==> inputs of build 86 <==
==> flow/design.v <==
module FIR_low_pass_filter(
	input clk,
	input rst,
	input [7:0]FIR_IN,
	output reg [16:0]FIR_OUT
);
reg[7:0] delay_pipeline1;
reg[7:0] delay_pipeline2;
reg[7:0] delay_pipeline3;
reg[7:0] delay_pipeline4;
reg[7:0] delay_pipeline5;
reg[7:0] delay_pipeline6;
reg[7:0] delay_pipeline7;
reg[7:0] delay_pipeline8;
reg[7:0] delay_pipeline9;
wire[7:0] coeff1 = 8'd7;	 
wire[7:0] coeff2 = 8'd5;
wire[7:0] coeff3 = 8'd51;
wire[7:0] coeff4 = 8'd135;
wire[7:0] coeff5 = 8'd179;
wire[7:0] coeff6 = 8'd135;
wire[7:0] coeff7 = 8'd51;
wire[7:0] coeff8 = 8'd5;
wire[7:0] coeff9 = 8'd7;
reg signed [16:0] multi_data1 ; 
reg signed [16:0] multi_data2 ;
reg signed [16:0] multi_data3 ;
reg signed [16:0] multi_data4 ;
reg signed [16:0] multi_data5 ;
reg signed [16:0] multi_data6 ;
reg signed [16:0] multi_data7 ;
reg signed [16:0] multi_data8 ;
reg signed [16:0] multi_data9 ;
always@(posedge clk or negedge rst)
if(!rst)
begin
	delay_pipeline1 <= 8'b0 ;
	delay_pipeline2 <= 8'b0 ;
	delay_pipeline3 <= 8'b0 ;
	delay_pipeline4 <= 8'b0 ;
	delay_pipeline5 <= 8'b0 ;
	delay_pipeline6 <= 8'b0 ;
	delay_pipeline7 <= 8'b0 ;
	delay_pipeline8 <= 8'b0 ;
	delay_pipeline9 <= 8'b0 ;
end
else
begin
	delay_pipeline1 <= FIR_IN;
	delay_pipeline2 <= delay_pipeline1 ;
	delay_pipeline3 <= delay_pipeline2 ;
	delay_pipeline4 <= delay_pipeline3 ;
	delay_pipeline5 <= delay_pipeline4 ;
	delay_pipeline6 <= delay_pipeline5 ;
	delay_pipeline7 <= delay_pipeline6 ;
	delay_pipeline8 <= delay_pipeline7 ;
	delay_pipeline9 <= delay_pipeline8 ;
end
always@(posedge clk or negedge rst)  
	if(!rst)
		multi_data1 <= 17'b0 ;
	else
		multi_data1 <= delay_pipeline1*coeff1 ;
always@(posedge clk or negedge rst)  
	if(!rst)
		multi_data2 <= 17'b0 ;
	else
		multi_data2 <= delay_pipeline2*coeff2 ;
always@(posedge clk or negedge rst)  
	if(!rst)
		multi_data3 <= 17'b0 ;
	else
		multi_data3 <= delay_pipeline3*coeff3 ;
always@(posedge clk or negedge rst)  
	if(!rst)
		multi_data4 <= 17'b0 ;
	else
		multi_data4 <= delay_pipeline4*coeff4 ;
always@(posedge clk or negedge rst)  
	if(!rst)
		multi_data5 <= 17'b0 ;
	else
		multi_data5 <= delay_pipeline5*coeff5 ;
always@(posedge clk or negedge rst)  
	if(!rst)
		multi_data6 <= 17'b0 ;
	else
		multi_data6 <= delay_pipeline6*coeff6 ;
always@(posedge clk or negedge rst)  
	if(!rst)
		multi_data7 <= 17'b0 ;
	else
		multi_data7 <= delay_pipeline7*coeff7 ;
always@(posedge clk or negedge rst)  
	if(!rst)
		multi_data8 <= 17'b0 ;
	else
		multi_data8 <= delay_pipeline8*coeff8 ;
always@(posedge clk or negedge rst)  
	if(!rst)
		multi_data9 <= 17'b0 ;
	else
		multi_data9 <= delay_pipeline9*coeff9 ;
always@(posedge clk or negedge rst)
	if(!rst)
		FIR_OUT <= 16'b0 ;
	else
		FIR_OUT <= multi_data1 + multi_data2 + multi_data3 + multi_data4 +multi_data5 + multi_data6 + multi_data7 + multi_data8 + multi_data9 ;
endmodule
==> flow/run.sh <==
#!/bin/bash
# the make line also repeats each setting of config.mk as NAME=value (left out here)
make -C /OpenROAD-flow-scripts/flow DESIGN_CONFIG=/design/flow/config.mk WORK_HOME=/design/flow/orfs CLKGATE_MAP_FILE= finish
==> flow/config.mk <==
export PLATFORM = sky130hd
export DESIGN_NAME = FIR_low_pass_filter
export DESIGN_NICKNAME = FIR_low_pass_filter
export VERILOG_FILES = /design/flow/design.v
export SDC_FILE = /design/flow/constraint.sdc
export NUM_CORES = 4
export LEC_CHECK = 0
export CAP_MARGIN = 20
export CORE_ASPECT_RATIO = 0.93
export CORE_MARGIN = 2
export CORE_UTILIZATION = 72
export CTS_CLUSTER_DIAMETER = 390
export CTS_CLUSTER_SIZE = 49
export HOLD_SLACK_MARGIN = 0.29
export PLACE_DENSITY_LB_ADDON = 0.0
export SETUP_SLACK_MARGIN = 1.07
export SLEW_MARGIN = 20
export TNS_END_PERCENT = 5
==> flow/constraint.sdc <==
create_clock -name core_clock -period 3.77 [get_ports {clk}]
set_input_delay 0.7540 -clock core_clock [delete_from_list [all_inputs] [get_ports {clk}]]
set_output_delay 0.7540 -clock core_clock [all_outputs]
set_load 0.01 [all_outputs]
==> inputs of build 11, as changes to build 86 <==
==> flow/config.mk (replaced) <==
export PLATFORM = sky130hd
export DESIGN_NAME = FIR_low_pass_filter
export DESIGN_NICKNAME = FIR_low_pass_filter
export VERILOG_FILES = /design/flow/design.v
export SDC_FILE = /design/flow/constraint.sdc
export NUM_CORES = 4
export LEC_CHECK = 0
export CAP_MARGIN = 20
export CORE_MARGIN = 2
export CORE_UTILIZATION = 35
export SLEW_MARGIN = 20
==> flow/constraint.sdc (replaced) <==
create_clock -name core_clock -period 11.1 [get_ports {clk}]
set_input_delay 2.2200 -clock core_clock [delete_from_list [all_inputs] [get_ports {clk}]]
set_output_delay 2.2200 -clock core_clock [all_outputs]
set_load 0.01 [all_outputs]
==> results <==
In build 86 the via count is larger than in build 11, by 14%.
Between build 11 and build 86, the lower clock skew is in build 86 (gap 0.0037 ns).
Build 86 finished but failed the layout checks on setup timing. Build 11 went through all stages and came out clean.
Of build 11 and build 86, build 11 has the higher die area (gap 100%, measured against build 86).
In build 86 the setup slack is lower than in build 11, by 7.1 ns.
Between build 86 and build 11, the lower clock-buffer cell count is in build 86 (gap 4).
Fmax: build 11 is lower than build 86 (4.6%).
Register-to-register slack: build 86 is worse than build 11 (7.1 ns).
Hold slack: build 11 is higher than build 86 (0.089 ns).

==> inputs of 03-08 <==
// FIR_low_pass_filter: RTL as listed in full above, without the edits since
clock: 7.0 ns
lec_check: 0
cap_margin: 5
cell_pad_in_sites_global_placement: 0
core_margin: 2
core_utilization: 40
cts_cluster_diameter: 304
cts_cluster_size: 94
gpl_routability_driven: 0
gpl_timing_driven: 0
setup_slack_margin: 1.49
slew_margin: 20
run.sh (not shown) runs the stock make flow with config.mk's settings and CLKGATE_MAP_FILE=.
==> inputs of 04-05, as changes to 03-08 <==
Settings changed: ABC_AREA set to 1, CAP_MARGIN 5 to 20, CELL_PAD_IN_SITES_GLOBAL_PLACEMENT 0 to unset, CORE_UTILIZATION 40 to 72, CTS_CLUSTER_DIAMETER 304 to unset, CTS_CLUSTER_SIZE 94 to unset, GPL_ROUTABILITY_DRIVEN 0 to unset, GPL_TIMING_DRIVEN 0 to unset, SETUP_SLACK_MARGIN 1.49 to unset.
==> flow/constraint.sdc (replaced) <==
create_clock -name core_clock -period 5.39 [get_ports {clk}]
set_input_delay 1.0780 -clock core_clock [delete_from_list [all_inputs] [get_ports {clk}]]
set_output_delay 1.0780 -clock core_clock [all_outputs]
set_load 0.01 [all_outputs]
==> inputs of 12-03, as changes to 03-08 <==
Settings changed: ABC_AREA set to 0, CAP_MARGIN 5 to 40, CELL_PAD_IN_SITES_GLOBAL_PLACEMENT 0 to unset, CORE_ASPECT_RATIO set to 0.5, CORE_MARGIN 2 to 8, CORE_UTILIZATION 40 to 64, CTS_CLUSTER_DIAMETER 304 to 323, CTS_CLUSTER_SIZE 94 to 98, GPL_TIMING_DRIVEN 0 to unset, PLACE_DENSITY set to 0.41, SETUP_SLACK_MARGIN 1.49 to -0.69, SLEW_MARGIN 20 to 0, TNS_END_PERCENT set to 35.
==> impl_summary.log <==
[report] implementation figures
[metrics] Post-Route M1 WL: 13900 um
[metrics] number of cell instances on the worst register-to-register path: 15
[metrics] run status: complete, no violations
[metrics] worst setup timing slack at the placement stage: 1460 ps
[metrics] CP bufs+invs: 4
[metrics] number of logic stages on the critical path including buffering: 15
[metrics] Critical Path Source: multi_data4[10]$_DFF_PN0_
[metrics] worst reg-to-reg setup slack: 1470 ps
[metrics] Core Density at Floorplan: 73.5%
[metrics] most frequent cells after synthesis: 415 x sky130_fd_sc_hd__inv_1, 286 x sky130_fd_sc_hd__nand2_1, 239 x sky130_fd_sc_hd__ha_1, 199 x sky130_fd_sc_hd__dfrtp_1, 150 x sky130_fd_sc_hd__fa_1
[metrics] Detail Placement HPWL: 26000 um
[metrics] Signal inverters: 416
[metrics] share of the yosys chip area belonging to registers: 32.2%
[metrics] Adder Area Share: 38.8%
[metrics] routed length per placed instance: 16.3 um
[metrics] clock latency reported for the late side of the worst-skew pair: 440 ps
[metrics] number of global-route vias before repair: 10500
Source of the figures above: 04-05

==> impl_summary.log <==
[report] implementation figures
[metrics] number of logic stages on the critical path including buffering: 17
[metrics] Post-Route M1 WL: 13900 um
[metrics] run status: complete, no violations
[metrics] Signal inverters: 308
[metrics] worst reg-to-reg setup slack: 2450 ps
[metrics] share of the yosys chip area belonging to registers: 34.3%
[metrics] most frequent cells after synthesis: 308 x sky130_fd_sc_hd__inv_1, 239 x sky130_fd_sc_hd__ha_1, 199 x sky130_fd_sc_hd__dfrtp_1, 150 x sky130_fd_sc_hd__fa_1, 64 x sky130_fd_sc_hd__xnor2_1
[metrics] Core Density at Floorplan: 64.4%
[metrics] Adder Area Share: 41.3%
[metrics] Critical Path Source: delay_pipeline3[1]$_DFF_PN0_
[metrics] clock latency reported for the late side of the worst-skew pair: 450 ps
[metrics] number of global-route vias before repair: 9386
Source of the figures above: 12-03

==> impl_summary.log <==
[report] implementation figures
[metrics] worst setup timing slack at the placement stage: 2080 ps
[metrics] clock latency reported for the late side of the worst-skew pair: 440 ps
[metrics] most frequent cells after synthesis: 308 x sky130_fd_sc_hd__inv_1, 239 x sky130_fd_sc_hd__ha_1, 199 x sky130_fd_sc_hd__dfrtp_1, 150 x sky130_fd_sc_hd__fa_1, 64 x sky130_fd_sc_hd__xnor2_1
[metrics] Adder Area Share: 41.3%
[metrics] number of logic stages on the critical path including buffering: 17
[metrics] Post-Route M1 WL: 13600 um
[metrics] Signal inverters: 308
[metrics] share of the yosys chip area belonging to registers: 34.3%
[metrics] CP bufs+invs: 5
[metrics] number of global-route vias before repair: 9067
[metrics] Core Density at Floorplan: 40.7%
[metrics] run status: complete, no violations
[metrics] worst reg-to-reg setup slack: 2140 ps
Source of the figures above: 03-08


==> v9: inputs <==
// FIR_low_pass_filter: RTL as listed in full above, without the edits since
Settings: LEC_CHECK=0, ABC_AREA=1, CAP_MARGIN=40, CELL_PAD_IN_SITES_GLOBAL_PLACEMENT=3, CORE_MARGIN=2, CORE_UTILIZATION=40, CTS_CLUSTER_DIAMETER=24, CTS_CLUSTER_SIZE=62, GPL_ROUTABILITY_DRIVEN=0, GPL_TIMING_DRIVEN=0, MIN_ROUTING_LAYER=met1, PLACE_DENSITY_LB_ADDON=0.24, SLEW_MARGIN=20; clock period 7.26 ns.
==> v19 (differences from v9) <==
ABC_AREA = unset   (was 1)
CAP_MARGIN = 20   (was 40)
CELL_PAD_IN_SITES_GLOBAL_PLACEMENT = unset   (was 3)
CORE_ASPECT_RATIO = 1.81   (was unset)
CTS_CLUSTER_DIAMETER = 380   (was 24)
CTS_CLUSTER_SIZE = 96   (was 62)
GPL_ROUTABILITY_DRIVEN = unset   (was 0)
GPL_TIMING_DRIVEN = unset   (was 0)
MIN_ROUTING_LAYER = unset   (was met1)
PLACE_DENSITY_LB_ADDON = unset   (was 0.24)
==> flow/constraint.sdc (replaced) <==
create_clock -name core_clock -period 7.0 [get_ports {clk}]
set_input_delay 1.4000 -clock core_clock [delete_from_list [all_inputs] [get_ports {clk}]]
set_output_delay 1.4000 -clock core_clock [all_outputs]
set_load 0.01 [all_outputs]
==> v15 (differences from v9) <==
ABC_AREA = unset   (was 1)
CAP_MARGIN = 20   (was 40)
CELL_PAD_IN_SITES_GLOBAL_PLACEMENT = unset   (was 3)
CTS_CLUSTER_DIAMETER = unset   (was 24)
CTS_CLUSTER_SIZE = unset   (was 62)
GPL_ROUTABILITY_DRIVEN = unset   (was 0)
GPL_TIMING_DRIVEN = unset   (was 0)
MIN_ROUTING_LAYER = unset   (was met1)
PLACE_DENSITY_LB_ADDON = unset   (was 0.24)
==> flow/constraint.sdc (replaced) <==
create_clock -name core_clock -period 7.0 [get_ports {clk}]
set_input_delay 1.4000 -clock core_clock [delete_from_list [all_inputs] [get_ports {clk}]]
set_output_delay 1.4000 -clock core_clock [all_outputs]
set_load 0.01 [all_outputs]
==> comparison table <==
item                                                                      v19            v9           v15
Run status                                           timing/DRC/antenna clean  timing/DRC/antenna clean  timing/DRC/antenna clean
Floorplan utilization                                                   40.7%         40.8%         40.7%
Mi-comb count                                                             757           996           757
Via count of the first global-routing pass                              9,662        10,500         9,130
Final cell count without fillers                                        1,799         2,181         1,782
Mean post-synth cell area                                          11.5 sq um    9.59 sq um    11.5 sq um
Final clock period utilization by the worst path                        65.4%         54.4%         64.5%
Crit path max fanout                                                        5             4             4
HPWL Detailed                                                       25,700 um     29,300 um     23,500 um
Layout Area Growth over Synthesis                                       10.2%         9.89%         9.87%
Number of different library cells in the post-synthesis netlist            48            27            48
Final critical path time including I/O delays and setup               4.58 ns       3.95 ns       4.51 ns
Row count                                                                  93            71            69
Crit path arrival time                                                4.91 ns       4.29 ns       4.83 ns
Global-route wire length before repair                              49,900 um     56,700 um     47,800 um
Tap cells                                                                 475           511           461
Area of the core region                                          0.0357 sq mm  0.0378 sq mm  0.0357 sq mm
Transition at the pin with the smallest max-transition slack         0.970 ns      0.490 ns      0.892 ns
Fraction of area in non-clock buffers                                   1.74%         1.89%         1.75%
Number of vias after detailed routing                                   8,564         9,880         8,402
Worst endpoint required time                                          7.33 ns       7.61 ns       7.32 ns

==> inputs of job 8017 <==
Starts from the design.v that is shown in full above.
clock: 3.77 ns
lec_check: 0
cap_margin: 20
core_margin: 2
core_utilization: 72
cts_cluster_size: 49
hold_slack_margin: 0.29
place_density_lb_addon: 0.0
setup_slack_margin: 1.07
slew_margin: 20
tns_end_percent: 5
==> job 3750: changes against job 8017 <==
CORE_UTILIZATION = 71   (was 72)
CTS_CLUSTER_DIAMETER = 372   (was unset)
CTS_CLUSTER_SIZE = unset   (was 49)
HOLD_SLACK_MARGIN = unset   (was 0.29)
PLACE_DENSITY_LB_ADDON = unset   (was 0.0)
SETUP_SLACK_MARGIN = unset   (was 1.07)
TNS_END_PERCENT = unset   (was 5)
==> flow/constraint.sdc (replaced) <==
create_clock -name core_clock -period 11.1 [get_ports {clk}]
set_input_delay 2.2200 -clock core_clock [delete_from_list [all_inputs] [get_ports {clk}]]
set_output_delay 2.2200 -clock core_clock [all_outputs]
set_load 0.01 [all_outputs]
==> results <==
Of job 3750 and job 8017, job 8017 has the higher first-iteration DRC count (gap 50%, measured against job 8017).
Job 3750 went through all stages and came out clean. Job 8017 reached the layout checks and failed them: setup timing.
In job 3750 the worst hold slack is higher than in job 8017, by 0.072 ns.
Between job 3750 and job 8017, the lower via count is in job 3750 (gap about 17%, measured against job 8017).
Flip-flop count is the same in job 8017 and job 3750.
